==> flow/design.v (excerpt) <==
module bicubic(clk, rst, act, in, out_0, out_1, out_2, out_3);
Settings: LEC_CHECK=0, ABC_AREA=1, CAP_MARGIN=20, CELL_PAD_IN_SITES_DETAIL_PLACEMENT=1, CELL_PAD_IN_SITES_GLOBAL_PLACEMENT=2, CORE_ASPECT_RATIO=0.72, CORE_MARGIN=2, CORE_UTILIZATION=55, CTS_CLUSTER_SIZE=80, GPL_TIMING_DRIVEN=0, MAX_ROUTING_LAYER=met4, SETUP_SLACK_MARGIN=3.26, SLEW_MARGIN=20, TNS_END_PERCENT=15; clock period 11.9 ns.
run.sh (not shown) runs the stock make flow with config.mk's settings and CLKGATE_MAP_FILE=.
==> next run, changes <==
- ABC_AREA: 1 -> unset
- CELL_PAD_IN_SITES_DETAIL_PLACEMENT: 1 -> 0
- CELL_PAD_IN_SITES_GLOBAL_PLACEMENT: 2 -> 0
- CORE_UTILIZATION: 55 -> 65
- GPL_TIMING_DRIVEN: 0 -> unset
- SETUP_SLACK_MARGIN: 3.26 -> 2.96
- clock period: 11.9 -> 10.2 ns (I/O delays scaled with it)
Worst setup slack gets worse by 0.29 ns.
Non-clock buffer count is lower by 89.
Flip-flop count stays the same.
Via count goes down by 21%.
Worst hold slack loses 0.013 ns.
Global-route usage falls by 8.4 points.
Count of clock-buffer cells in the layout does not change.
Synthesized area came out lower by 4.1%.
Cell count came out lower by 19%.
==> next run, changes <==
- CORE_UTILIZATION: 65 -> 72
- CTS_CLUSTER_SIZE: 80 -> 40
- PLACE_DENSITY_LB_ADDON: unset -> 0.0
- SETUP_SLACK_MARGIN: 2.96 -> -0.42
- clock period: 10.2 -> 4.46 ns (I/O delays scaled with it)
- Now the flow ran to the end with violations: max-capacitance violations, max-slew violations, negative setup slack
- register-to-register slack is worse by 4.8 ns
- utilization is higher by 19 points
- non-clock buffer count goes up by 784
- worst setup slack degrades by 4.7 ns
- first-iteration DRC count is higher by well over a third
- final cell count came out higher by roughly a tenth
==> next run, changes <==
- CTS_CLUSTER_SIZE: 40 -> 80
- SETUP_SLACK_MARGIN: -0.42 -> 1.34
- TNS_END_PERCENT: 15 -> 65
- clock period: 4.46 -> 4.56 ns (I/O delays scaled with it)
After rerunning:
- This time the run ended with an error in global routing
- die area stays the same
- synthesized area is unchanged
- synthesized cell count does not change

---

oak:
bicubic again, from the RTL that the note above started with.
Settings: LEC_CHECK=0, CAP_MARGIN=20, CELL_PAD_IN_SITES_DETAIL_PLACEMENT=1, CORE_MARGIN=5, CORE_UTILIZATION=31, MAX_ROUTING_LAYER=met5, PLACE_DENSITY_LB_ADDON=0.23, SETUP_SLACK_MARGIN=-0.35, SLEW_MARGIN=35; clock period 5.09 ns.
Although it ran to completion, oak produced a layout that fails the final checks because of setup timing.
The following lists how pine was set up differently from oak:
Settings: CELL_PAD_IN_SITES_DETAIL_PLACEMENT removed (was 1); SETUP_SLACK_MARGIN removed (was -0.35); PLACE_DENSITY_LB_ADDON removed (was 0.23); SLEW_MARGIN changed from 35 to 20; MAX_ROUTING_LAYER removed (was met5); CORE_MARGIN changed from 5 to 2; ABC_AREA newly set to 1; CORE_UTILIZATION changed from 31 to 72; CTS_CLUSTER_SIZE newly set to 100; PLACE_DENSITY newly set to 0.38; the clock period (ns, I/O delays scaled along) changed from 5.09 to 4.26.
### Flow results
- pine: aborted in 5_1_grt (tool error)
- In the reports for pine and oak, the larger chip width belongs to oak.
- pine -> oak: async set-reset flop share out of synthesis delta 0, exact match
- Number of buffers created by CTS | pine below oak
- From oak to pine, maximum buffer depth of the clock tree did not move at all.
- pine vs oak: area fraction in full adders, half adders and majority gates down
- Taking oak as the reference, in pine height of the die shows a reduction of 140 µm, yosys stat chip area shows an increase of about 4%, placer's final routability congestion estimate shows an increase of about 20%.
For birch, these inputs were changed with respect to pine:
Settings: removing CTS_CLUSTER_SIZE (formerly 100); removing ABC_AREA (formerly 1); removing PLACE_DENSITY (formerly 0.38); changing CAP_MARGIN from 20 to 10; changing the clock period (ns, I/O delays scaled along) from 4.26 to 5.31.
==> results <==
From pine to birch the numbers moved as follows: die width has decreased; aoi/oai-family share of the synthesized area lost 0.22 points. [flow] birch | stages: complete | final checks: fail | reason: setup timing. Between birch and pine, it is birch whose worst setup timing slack at the placement stage is higher, by 0.54 ns. Diff pine -> birch: total core area dropped about 5%, instance area at placement has decreased. On summed instance area of the synthesized netlist: birch sits below pine. Note that the number of placed cells counting well taps recorded for birch amounts to 0.826 times the value seen in pine. For the area of the synthesized netlist per yosys stat, birch came in 4.1% lower than pine did. Port buffer count came out exactly the same in pine and birch.
What maple does differently from birch at the input level:
Settings: PLACE_DENSITY_LB_ADDON: unset -> 0.04; CTS_CLUSTER_SIZE: unset -> 74; SETUP_SLACK_MARGIN: unset -> 1.49; ABC_AREA: unset -> 1; the clock period (ns, I/O delays scaled along): 5.31 -> 5.18.
Results
- maple never completed, since it errored out during 5_1_grt.
- maple: post-synth area from yosys stat is about 4% higher than what birch reported.
- Synthesis-stage register bit count across maple and birch: no real change.
- Die: maple bigger than birch
- The total clock buffers created by CTS in maple was higher than what birch gave.
- Delta(overall die height, maple - birch) > 0
- The run showing the greater simple-gate portion of the synthesized area is maple.
- Taking birch as 1.0, maple lands at 1.2 on synthesized cell count.

---

## run 1
bicubic again, from the RTL that the note above started with.
clock: 11.9 ns
lec_check: 0
cap_margin: 20
cell_pad_in_sites_detail_placement: 1
cell_pad_in_sites_global_placement: 2
core_aspect_ratio: 0.72
core_margin: 2
core_utilization: 40
cts_cluster_size: 80
max_routing_layer: met4
setup_slack_margin: 3.26
slew_margin: 20
tns_end_percent: 15
Modified inputs, run 2 compared to run 1
- clearing CELL_PAD_IN_SITES_GLOBAL_PLACEMENT, which used to be 2
- clearing CORE_ASPECT_RATIO, which used to be 0.72
- clearing CTS_CLUSTER_SIZE, which used to be 80
- clearing CELL_PAD_IN_SITES_DETAIL_PLACEMENT, which used to be 1
- clearing TNS_END_PERCENT, which used to be 15
- clearing MAX_ROUTING_LAYER, which used to be met4
- clearing SETUP_SLACK_MARGIN, which used to be 3.26
- swapping 11.9 for 7.29 in the clock period (ns, I/O delays scaled along)
Findings:
- Clock distribution area overhead in the final layout: run 2 vs run 1 — no meaningful difference
- Looking at routed wire length across run 1 and run 2, the one that comes out higher is run 1.
- Lower total routing usage reported by global routing goes to run 2 over run 1.
- Number of antenna violations at the first check in global routing down 10 in run 2 wrt run 1
- Sequential cell count of the final layout came out exactly the same in run 1 and run 2.
- Re utilization: run 1 and run 2 aren't equal, and the lower value belongs to run 2.
- Delta (run 2 minus run 1): length of routed wiring on met1 lost 32%, time the worst path needs with I/O delays and setup lost 0.74 ns.
The following lists how run 3 was set up differently from run 2:
- a change of the clock period (ns, I/O delays scaled along) from 7.29 to 5.4
## What came out
Of run 2 and run 3, only run 2 finishes the flow clean. Run 3 had finished all stages when the layout checks came back failing, citing negative setup slack. Routed wirelength normalized by instance count, run 3 and run 2, higher one = run 2. From run 2 to run 3 the numbers moved as follows: share of cell area taken by muxes after synthesis roughly the same. Compared with run 2, in run 3 relative max-transition margin lower, final worst setup slack lower, worst hold slack roughly the same.
## Diff of input files: run 4 against run 3
- putting SETUP_SLACK_MARGIN at 0.98 where nothing was set
- putting PLACE_DENSITY at 0.38 where nothing was set
- swapping 40 for 72 in CORE_UTILIZATION
- putting TNS_END_PERCENT at 5 where nothing was set
- putting ABC_AREA at 1 where nothing was set
- swapping 5.4 for 5.28 in the clock period (ns, I/O delays scaled along)
==> results <==
Run 4: full flow OK, the timing, DRC and antenna checks passed. Wire length, run 3 and run 4, higher one = run 4. Comparing run 3 and run 4, the higher count of clock-buffer cells in the layout is on run 3. In the metrics for run 3 and run 4, the one carrying the higher global-route usage over all layers is run 4. Comparing run 3 and run 4, the lower worst hold margin was measured on run 3. Looking at maximum fanout encountered on the critical timing path, run 4 sits 1 above run 3. Looking at share of the final layout cell area in sequential cells, run 4 sits below run 3. Per the comparison of run 4 with run 3, register area share after synthesis down 1.8 points, worst slew margin relative to its limit saw a decrease. Number of fillers in the final layout, run 3 and run 4, lower one = run 4.

---

## v40
bicubic again, from the RTL that the note above started with.
clock: 10.2 ns
lec_check: 0
cap_margin: 20
cell_pad_in_sites_detail_placement: 0
cell_pad_in_sites_global_placement: 0
core_aspect_ratio: 0.72
core_margin: 2
core_utilization: 69
cts_cluster_size: 40
max_routing_layer: met4
setup_slack_margin: 3.26
slew_margin: 20
tns_end_percent: 15
v40 went all the way through the flow, and no timing, DRC or antenna check failed.
--- input diff v40..v30 ---
Settings: a change of CTS_CLUSTER_SIZE from 40 to 80; a change of CORE_UTILIZATION from 69 to 72; a change of CAP_MARGIN from 20 to 5; a change of SETUP_SLACK_MARGIN from 3.26 to -0.05; an added ABC_AREA of 1; a change of the clock period (ns, I/O delays scaled along) from 10.2 to 4.77.
## What came out
Stage in which a tool error killed v30: global routing (5_1_grt). v40 has completed all stages; timing, DRC and antenna checks passed. Area after synthesis: v30 > v40. Compared with v40, in v30 chip area has remained practically unchanged, worst setup timing slack at the placement stage shrank by 3.59 ns, number of setup buffers added after CTS has increased.
For v21, these inputs were changed with respect to v30:
Settings: a deleted ABC_AREA that had been 1; an added PLACE_DENSITY_LB_ADDON of 0.0; a change of SETUP_SLACK_MARGIN from -0.05 to 1.92; a change of CAP_MARGIN from 5 to 20; a change of the clock period (ns, I/O delays scaled along) from 4.77 to 6.55.
## What came out
Every stage of the flow completed for v21, and the final layout passed the timing, DRC and antenna checks. Lower initial standard-cell utilization of the core was reported by v21, not v30. Going from v30 to v21, adder-cell share of the synthesized area grows by 0.95 points. v21 vs. v30: fraction of the mapped netlist area in simple logic gates went down by 4.3 points. Between v30 and v21, the flow reports synthesized cell count decreasing by more than 10%. Delta (v21 minus v30): clock buffer count from CTS went down, area after synthesis fell about 4%. v21 ended with less compound-cell area share of the yosys netlist than v30.
Input-level comparison between v42 and v21:
Settings: changing CORE_ASPECT_RATIO from 0.72 to 1.57; changing PLACE_DENSITY_LB_ADDON from 0.0 to 0.03.
Notes after the runs:
- Per the comparison of v42 with v21, post-CTS setup-driven buffer insertion count decreased by about 33% relative to the old numbers; clock edge transition at the registers on the reported setup and hold paths decreased by 0.02 ns relative to the old numbers.
- v42 ended up with met2 as its most used routing layer; v21 ended up with met1.
- Routed wire in v42 totals less than in v21.
- For v21, the endpoint of the most critical setup path was y1.temp_1[20], unlike v42, where it was y3.temp_2[21].
- Taking v21 as the reference, in v42 utilization shrank by 0.66 points, final standard cell area without fillers shrank by about 0.8%.
> inputs changed (v42 -> v36)
Settings: ABC_AREA now 1, previously not set; PLACE_DENSITY_LB_ADDON no longer set, was 0.03; CTS_CLUSTER_DIAMETER now 395, previously not set; TNS_END_PERCENT no longer set, was 15; CORE_ASPECT_RATIO no longer set, was 1.57; CELL_PAD_IN_SITES_GLOBAL_PLACEMENT no longer set, was 0; CTS_CLUSTER_SIZE no longer set, was 80; MAX_ROUTING_LAYER no longer set, was met4; SETUP_SLACK_MARGIN no longer set, was 1.92; CELL_PAD_IN_SITES_DETAIL_PLACEMENT no longer set, was 0; the clock period (ns, I/O delays scaled along) now 2.58, was 6.55.
--- outcome ---
Sort v36 and v42 by simple-gate portion of the synthesized area asc -> top: v42. On v36: total placed cells including tap cells is 2195 higher than what v42 gave. Diff v42 -> v36: placeable core region now larger, and-or/or-and share of the synthesized area increased 0.22 points, die width went up about 27%. Sort v36 and v42 by total nets after synthesis, ascending, and v42 comes first. Relative to v42, part of the Yosys area used for sequential elements decreased by 1.8 points in v36. Re area fraction in mux cells: v36 and v42 aren't equal, and the higher value belongs to v42. Cmp v36 vs v42: synthesized cell count higher in v36. v36 never completed, since it errored out during clock tree synthesis (4_1_cts).
